==> flow/design.v <==
`timescale 1ns / 1ps
module fir_filter
#(
    parameter NUM_ELEMENTS = 7
)
(
    input clk,
    input rst,
    input [ 7 : 0 ] weight_data,
    input [ 2 : 0 ] weight_idx,
    input weight_valid,
    output weight_ready,
    input [ 7 : 0 ] input_data,
    input input_valid,
    output input_ready,
    output [ 15 : 0 ] output_data,
    input output_ready,
    output output_valid
);
    assign weight_ready = 1;
    assign input_ready = 1;
    assign output_valid = 1;
    reg [7:0] weights [NUM_ELEMENTS-1:0];
    reg [7:0] values [NUM_ELEMENTS-1:0];
    integer i;
    always@(posedge clk)begin
        if (rst)begin
            for (i = 0; i< NUM_ELEMENTS; i = i+1)
                weights[i] = 0;
        end else if (weight_valid)
            weights[weight_idx] = weight_data;
        for (i = NUM_ELEMENTS-1; i> 0; i=i-1)begin
            values[i] <= rst?0:values[i-1];
        end
        values[0] <= rst?0:input_data;
    end
    wire [15:0] intermediate_sums [NUM_ELEMENTS-1:0];
    assign output_data = intermediate_sums[NUM_ELEMENTS-1];  
    generate
        genvar j;
        for (j = 0; j<NUM_ELEMENTS; j=j+1)begin:summation
            assign intermediate_sums[j] = (j?intermediate_sums[j-1]:0) + values[j]*weights[j];
        end
    endgenerate
endmodule
clock: 6.32 ns
lec_check: 0
abc_area: 0
cap_margin: 0
core_aspect_ratio: 0.75
core_margin: 2
core_utilization: 72
cts_cluster_diameter: 244
cts_cluster_size: 13
hold_slack_margin: -0.04
place_density: 0.38
setup_slack_margin: 1.35
slew_margin: 20
tns_end_percent: 10
run.sh (not shown) runs the stock make flow with config.mk's settings and CLKGATE_MAP_FILE=.
The first run ran to the end with violations: negative setup slack.
Change:
==> flow/config.mk (replaced) <==
export PLATFORM = sky130hd
export DESIGN_NAME = fir_filter
export DESIGN_NICKNAME = fir_filter
export VERILOG_FILES = /design/flow/design.v
export SDC_FILE = /design/flow/constraint.sdc
export NUM_CORES = 4
export LEC_CHECK = 0
export CAP_MARGIN = 20
export CORE_MARGIN = 2
export CORE_UTILIZATION = 40
export SLEW_MARGIN = 20
==> flow/constraint.sdc (replaced) <==
create_clock -name core_clock -period 11.4 [get_ports {clk}]
set_input_delay 2.2800 -clock core_clock [delete_from_list [all_inputs] [get_ports {clk}]]
set_output_delay 2.2800 -clock core_clock [all_outputs]
set_load 0.01 [all_outputs]
Result:
- This time the run produced a clean layout
- combinational power drops by 57%
- power drops by 53%
- setup slack gets better by 3.0 ns
- via count drops by 9.9%
- clock skew drops by 0.0099 ns
- worst hold slack gets better by 0.055 ns
- first-iteration DRC count drops by 21%
Change:
--- a/flow/config.mk
+++ b/flow/config.mk
@@ -10 +10,2 @@
-export CORE_UTILIZATION = 40
+export CORE_UTILIZATION = 59
+export SETUP_SLACK_MARGIN = 2.29
==> flow/constraint.sdc (replaced) <==
create_clock -name core_clock -period 7.94 [get_ports {clk}]
set_input_delay 1.5880 -clock core_clock [delete_from_list [all_inputs] [get_ports {clk}]]
set_output_delay 1.5880 -clock core_clock [all_outputs]
set_load 0.01 [all_outputs]
The changed run ran to the end with violations: negative setup slack.
Critical path depth goes up by 1.
Synthesized area is unchanged.
Worst hold slack got worse by 0.039 ns.
Wire length goes up by 6.1%.
Cell count goes up by 0.76%.
Die area goes down by 32%.
Change:
--- a/flow/config.mk
+++ b/flow/config.mk
@@ -10,2 +10,3 @@
-export CORE_UTILIZATION = 59
-export SETUP_SLACK_MARGIN = 2.29
+export CORE_UTILIZATION = 50
+export CTS_CLUSTER_DIAMETER = 244
+export CTS_CLUSTER_SIZE = 93
==> flow/constraint.sdc (replaced) <==
create_clock -name core_clock -period 11.2 [get_ports {clk}]
set_input_delay 2.2400 -clock core_clock [delete_from_list [all_inputs] [get_ports {clk}]]
set_output_delay 2.2400 -clock core_clock [all_outputs]
set_load 0.01 [all_outputs]
=>
- Now the flow completed with no timing, DRC or antenna violations
- via count came out lower by 6.2%
- total power came out lower by 42%
- sequential share of layout area came out higher by 1.3 points
- clock-buffer cell count came out lower by 2
- synthesized cell count stays the same
- core utilization came out lower by 16 points
Change:
--- a/flow/config.mk
+++ b/flow/config.mk
@@ -7,0 +8 @@
+export ABC_AREA = 1
@@ -10,3 +11,3 @@
-export CORE_UTILIZATION = 50
-export CTS_CLUSTER_DIAMETER = 244
-export CTS_CLUSTER_SIZE = 93
+export CORE_UTILIZATION = 72
+export CTS_CLUSTER_DIAMETER = 400
+export CTS_CLUSTER_SIZE = 98
==> flow/constraint.sdc (replaced) <==
create_clock -name core_clock -period 7.34 [get_ports {clk}]
set_input_delay 1.4680 -clock core_clock [delete_from_list [all_inputs] [get_ports {clk}]]
set_output_delay 1.4680 -clock core_clock [all_outputs]
set_load 0.01 [all_outputs]
Result:
- The changed run reached the layout checks and failed them: negative setup slack
- setup slack degrades by 1.7 ns
- non-clock buffer count grows by 221
- utilization grows by 30 points
- routed wire length grows by roughly a tenth
- design area grows by about a fifth
- worst hold slack barely changes
- synthesized cell count grows by a quarter to a third
- global-route usage grows by 13 points
- flip-flop count is unchanged
- power grows by well over a third

* * *

job 4385:
RTL: the design.v shown in full above, as it stands there.
Settings: LEC_CHECK=0, CAP_MARGIN=20, CORE_MARGIN=2, CORE_UTILIZATION=59, CTS_CLUSTER_DIAMETER=221, SETUP_SLACK_MARGIN=0.26, SLEW_MARGIN=20; clock period 10.5 ns.
Job 4385: no failed stages, no open violations at the end
diff inputs: job 4385 => job 6755
- changing CORE_UTILIZATION from 59 to 40
- changing SETUP_SLACK_MARGIN from 0.26 to 2.89
- removing CTS_CLUSTER_DIAMETER (formerly 221)
- changing the clock period (ns, I/O delays scaled along) from 10.5 to 11.4
### Flow results
- Summary of job 6755 over job 4385: sequential share of layout area went down 0.43 points, detailed route wirelength on metal3 went down about 50%, overall power of the completed layout went down 3.5%.
- Diff job 4385 -> job 6755: first-pass GRT wire length fell 670 um; instance area at placement rose about 1.7%; overall die height rose about 20%.
Setup changes, job 6755 to job 1015
- clearing SETUP_SLACK_MARGIN, which used to be 2.89
- swapping 11.4 for 13.0 in the clock period (ns, I/O delays scaled along)
==> comparison <==
Every stage of the flow completed for job 1015, and the final layout passed the timing, DRC and antenna checks. Worst vdd rail ir drop is lower on job 1015. Compared with job 6755, in job 1015 total non-filler cell area in the finished layout down 820 um^2, depth of the critical timing path with buffers and inverters included increased 1, post-synthesis chip area from yosys essentially unchanged, switching portion of total power decreased by 2.1 points relative to the old numbers.
[inputs] job 1222 vs job 1015
- CTS_CLUSTER_SIZE newly set to 20
- CTS_CLUSTER_DIAMETER newly set to 393
- CORE_ASPECT_RATIO newly set to 1.06
- TNS_END_PERCENT newly set to 5
Notes after the runs:
- Job 1222 finished every step from synthesis to the final layout, and the layout passed the timing, DRC and antenna checks.
- Taking job 1015 as the reference, in job 1222 layout overhead on the synthesized area closely matched the old numbers, part of the total power dissipated in sequential elements closely matched the old numbers, cell count increased by 15 relative to the old numbers.
- Run comparison: job 1015 worst setup path startpoint values[0][5]; job 1222 worst setup path startpoint values[0][6]
- [compare] base=job 1015 new=job 1222: clock-buffer cell count went down by 2; cell area reported after detailed placement was more or less identical; area of all placed cells without fillers was more or less identical; HPWL after detailed placement was more or less identical; data arrival time of the critical path went down by 480 ps.
- Job 1222 against job 1015: final setup slack of the worst path up 470 ps; worst hold slack down 20 ps.
Inputs modified between job 1222 and job 561:
- CORE_UTILIZATION: 40 -> 57
- CTS_CLUSTER_SIZE: 20 -> 100
- SETUP_SLACK_MARGIN: unset -> 2.3
### Flow results
Every run (job 1222 and job 561) finished clean.
Status: clock network area share parity (job 561, job 1222)
Compared with job 1222, in job 561 count of buffers not belonging to the clock network in the layout went up; final core utilization higher.
Cmp job 561 vs job 1222: post-detailed-route via-to-cell ratio higher in job 561
First-pass GRT wire length ended up 2400 um higher on job 561 than on job 1222.
Changes observed in job 561 relative to job 1222: wire length reported by the detailed router now larger, pin count of the biggest net entering global routing now smaller.
In terms of clock-pin slew reported for the worst setup and hold paths after clock tree synthesis, job 561 and job 1222 differ only marginally.
Comparing job 1222 and job 561, the higher global-route usage was measured on job 561.
Of job 1222 and job 561, the higher met2 usage in global routing belongs to job 561.
Count of fill cells added during filler insertion was higher in job 1222 than in job 561.

* * *

// fir_filter: RTL as listed in full above, without the edits since
export LEC_CHECK = 0
export CAP_MARGIN = 20
export CELL_PAD_IN_SITES_GLOBAL_PLACEMENT = 2
export CORE_MARGIN = 2
export CORE_UTILIZATION = 43
export HOLD_SLACK_MARGIN = -0.01
export MAX_ROUTING_LAYER = met4
export MIN_ROUTING_LAYER = met2
export SETUP_SLACK_MARGIN = 1.75
export SLEW_MARGIN = 0
export TNS_END_PERCENT = 40
create_clock -name core_clock -period 6.55 [get_ports {clk}]
The starting point completed and failed the layout checks on negative setup slack.
Then changed:
==> flow/config.mk (replaced) <==
export PLATFORM = sky130hd
export DESIGN_NAME = fir_filter
export DESIGN_NICKNAME = fir_filter
export VERILOG_FILES = /design/flow/design.v
export SDC_FILE = /design/flow/constraint.sdc
export NUM_CORES = 4
export LEC_CHECK = 0
export CAP_MARGIN = 20
export CORE_MARGIN = 2
export CORE_UTILIZATION = 66
export CTS_CLUSTER_DIAMETER = 258
export CTS_CLUSTER_SIZE = 98
export SLEW_MARGIN = 20
==> flow/constraint.sdc (replaced) <==
create_clock -name core_clock -period 13.0 [get_ports {clk}]
set_input_delay 2.6000 -clock core_clock [delete_from_list [all_inputs] [get_ports {clk}]]
set_output_delay 2.6000 -clock core_clock [all_outputs]
set_load 0.01 [all_outputs]
With this change the flow completed without violations.
Sequential power goes down by about 50%.
Combinational power shrinks by about 60%.
Cell area drops by about 11%.
Routed wire length came out lower by about 19%.
Worst hold slack stays flat.
Synthesized area stays the same.
Die size fell by about 34%.
Core utilization increases by 19 points.
Power came out lower by 59%.
Then changed:
--- a/flow/config.mk
+++ b/flow/config.mk
@@ -10,3 +10,3 @@
-export CORE_UTILIZATION = 66
-export CTS_CLUSTER_DIAMETER = 258
-export CTS_CLUSTER_SIZE = 98
+export CORE_UTILIZATION = 40
+export HOLD_SLACK_MARGIN = 0.03
+export SETUP_SLACK_MARGIN = 3.51
Wire length rises by 1.7%.
Design area rises by 6.1%.
Global-route usage falls by 13 points.
Worst setup slack improves by 0.97 ns.
Fmax rises by 9.6%.
Core utilization falls by 26 points.
Total power rises by 8.0%.
Non-clock buffer count rises by 78.
Clock-buffer cell count rises by 2.
Flip-flop count stays the same.

* * *

the previous run:
Starts from the design.v that is shown in full above.
Settings: LEC_CHECK=0, ABC_AREA=1, CAP_MARGIN=5, CELL_PAD_IN_SITES_GLOBAL_PLACEMENT=3, CORE_ASPECT_RATIO=0.53, CORE_MARGIN=7, CORE_UTILIZATION=39, CTS_CLUSTER_DIAMETER=276, GPL_ROUTABILITY_DRIVEN=1, GPL_TIMING_DRIVEN=0, HOLD_SLACK_MARGIN=0.14, MIN_ROUTING_LAYER=met2, PLACE_DENSITY=0.82, SETUP_SLACK_MARGIN=-1.32, SLEW_MARGIN=20, TNS_END_PERCENT=10; clock period 20.3 ns.
The previous run reached the final stage; the timing, DRC and antenna checks on its layout passed.
### the previous run -> the current run
==> flow/config.mk <==
export PLATFORM = sky130hd
export DESIGN_NAME = fir_filter
export DESIGN_NICKNAME = fir_filter
export VERILOG_FILES = /design/flow/design.v
export SDC_FILE = /design/flow/constraint.sdc
export NUM_CORES = 4
export LEC_CHECK = 0
export ABC_AREA = 1
export CAP_MARGIN = 20
export CORE_MARGIN = 2
export CORE_UTILIZATION = 72
export SLEW_MARGIN = 20
==> flow/constraint.sdc <==
create_clock -name core_clock -period 11.5 [get_ports {clk}]
set_input_delay 2.3000 -clock core_clock [delete_from_list [all_inputs] [get_ports {clk}]]
set_output_delay 2.3000 -clock core_clock [all_outputs]
set_load 0.01 [all_outputs]
Results
- All of the current run and the previous run finish clean.
- The current run ends up with higher worst supply voltage drop on vdd than the previous run does.
- The current run vs the previous run — leakage component of the power dropped slightly
- Of the current run and the previous run, it is the current run that has the higher flip-flop and latch share of the layout cell area.

* * *

run A:
// fir_filter: RTL as listed in full above, without the edits since
clock: 8.1 ns
lec_check: 0
cap_margin: 20
core_margin: 2
core_utilization: 72
cts_cluster_diameter: 40
hold_slack_margin: -0.09
max_routing_layer: met4
place_density: 0.35
setup_slack_margin: -0.49
slew_margin: 20
tns_end_percent: 40
| run A | all stages done | FAIL | setup timing |
The inputs of run B differ from those of run A as listed below.
# run A
export LEC_CHECK = 0
export CAP_MARGIN = 20
export CORE_MARGIN = 2
export CORE_UTILIZATION = 72
export CTS_CLUSTER_DIAMETER = 40
export HOLD_SLACK_MARGIN = -0.09
export MAX_ROUTING_LAYER = met4
export PLACE_DENSITY = 0.35
export SETUP_SLACK_MARGIN = -0.49
export SLEW_MARGIN = 20
export TNS_END_PERCENT = 40
create_clock -name core_clock -period 8.1 [get_ports {clk}]
# run B
export LEC_CHECK = 0
export CAP_MARGIN = 20
export CORE_MARGIN = 2
export CORE_UTILIZATION = 20
export SLEW_MARGIN = 20
create_clock -name core_clock -period 11.4 [get_ports {clk}]
==> results <==
Run B has completed all stages; timing, DRC and antenna checks passed.
Compared with run A, in run B sequential cell count comparable; first-iteration DRC count now smaller; final area now smaller; area of the chip now larger.
Comparing run A and run B, sequential group power is higher on run A.
Comparing run A and run B, the higher routability congestion estimate from global placement is on run A.
Run A has lower worst hold slack than run B.
--- input diff run B..run C ---
# run B
export LEC_CHECK = 0
export CAP_MARGIN = 20
export CORE_MARGIN = 2
export CORE_UTILIZATION = 20
export SLEW_MARGIN = 20
create_clock -name core_clock -period 11.4 [get_ports {clk}]
# run C
export LEC_CHECK = 0
export CAP_MARGIN = 20
export CORE_MARGIN = 2
export CORE_UTILIZATION = 71
export CTS_CLUSTER_DIAMETER = 221
export SLEW_MARGIN = 20
create_clock -name core_clock -period 10.5 [get_ports {clk}]
==> results <==
[compare] base=run B new=run C: post-route cell area saw a decrease; final critical-path share of the clock period saw an increase; share of total power in combinational logic saw an increase. From run B to run C, count of port buffers added during placement did not move at all. Core utilization ends up lower on run B. On power: between run B and run C, it ends up higher for run C. Sequential power (run C vs. run B) increases by a little under 10%. Worst hold slack in run C is 0.041 ns below run B.
The inputs of run D differ from those of run C as listed below.
# run C
export LEC_CHECK = 0
export CAP_MARGIN = 20
export CORE_MARGIN = 2
export CORE_UTILIZATION = 71
export CTS_CLUSTER_DIAMETER = 221
export SLEW_MARGIN = 20
create_clock -name core_clock -period 10.5 [get_ports {clk}]
# run D
export LEC_CHECK = 0
export CAP_MARGIN = 20
export CORE_MARGIN = 2
export CORE_UTILIZATION = 65
export CTS_CLUSTER_DIAMETER = 221
export SETUP_SLACK_MARGIN = 0.26
export SLEW_MARGIN = 20
export TNS_END_PERCENT = 5
create_clock -name core_clock -period 9.93 [get_ports {clk}]
Results
- Per the comparison of run D with run C, fraction of area in clock buffers and inverters was more or less identical; ratio of routed vias to standard cells went down by about 4%; post-route standard cell area excluding fillers went up by 280 um2.
- Run C has a lower number of non-clock buffers than run D.
- As of run D, sequential power had risen by a few percent compared to run C.
- Run D | status: complete | timing, DRC, antenna: pass
- Max number of nets in the layout across run D and run C: run D
- In run D the wire length of the first global-routing pass turned out 3.1% higher than in run C.
- | met1 capacity usage during global routing | lower: run D |
- Diff run C -> run D: yosys stat chip area flat; detailed-routing wirelength on met1 up about 10%.
For run E, these inputs were changed with respect to run D:
# run D
export LEC_CHECK = 0
export CAP_MARGIN = 20
export CORE_MARGIN = 2
export CORE_UTILIZATION = 65
export CTS_CLUSTER_DIAMETER = 221
export SETUP_SLACK_MARGIN = 0.26
export SLEW_MARGIN = 20
export TNS_END_PERCENT = 5
create_clock -name core_clock -period 9.93 [get_ports {clk}]
# run E
export LEC_CHECK = 0
export CAP_MARGIN = 20
export CORE_ASPECT_RATIO = 0.5
export CORE_MARGIN = 2
export CORE_UTILIZATION = 65
export CTS_CLUSTER_DIAMETER = 393
export CTS_CLUSTER_SIZE = 99
export SLEW_MARGIN = 20
export TNS_END_PERCENT = 5
create_clock -name core_clock -period 13.0 [get_ports {clk}]
[summary]
- Non-clock buffer contribution to total cell area: run E vs run D down 1.5 points
- There was hardly any difference in setup total negative slack between run D and run E.
- The cell at the slowest stage of the critical path comes out sky130_fd_sc_hd__dfxtp_1 in one run and sky130_fd_sc_hd__fa_1 in the other, namely in run E and run D respectively.
- Sort run E and run D by sequential share of layout area, descending, and run E comes first.
Power and IR drop assume default switching activity.
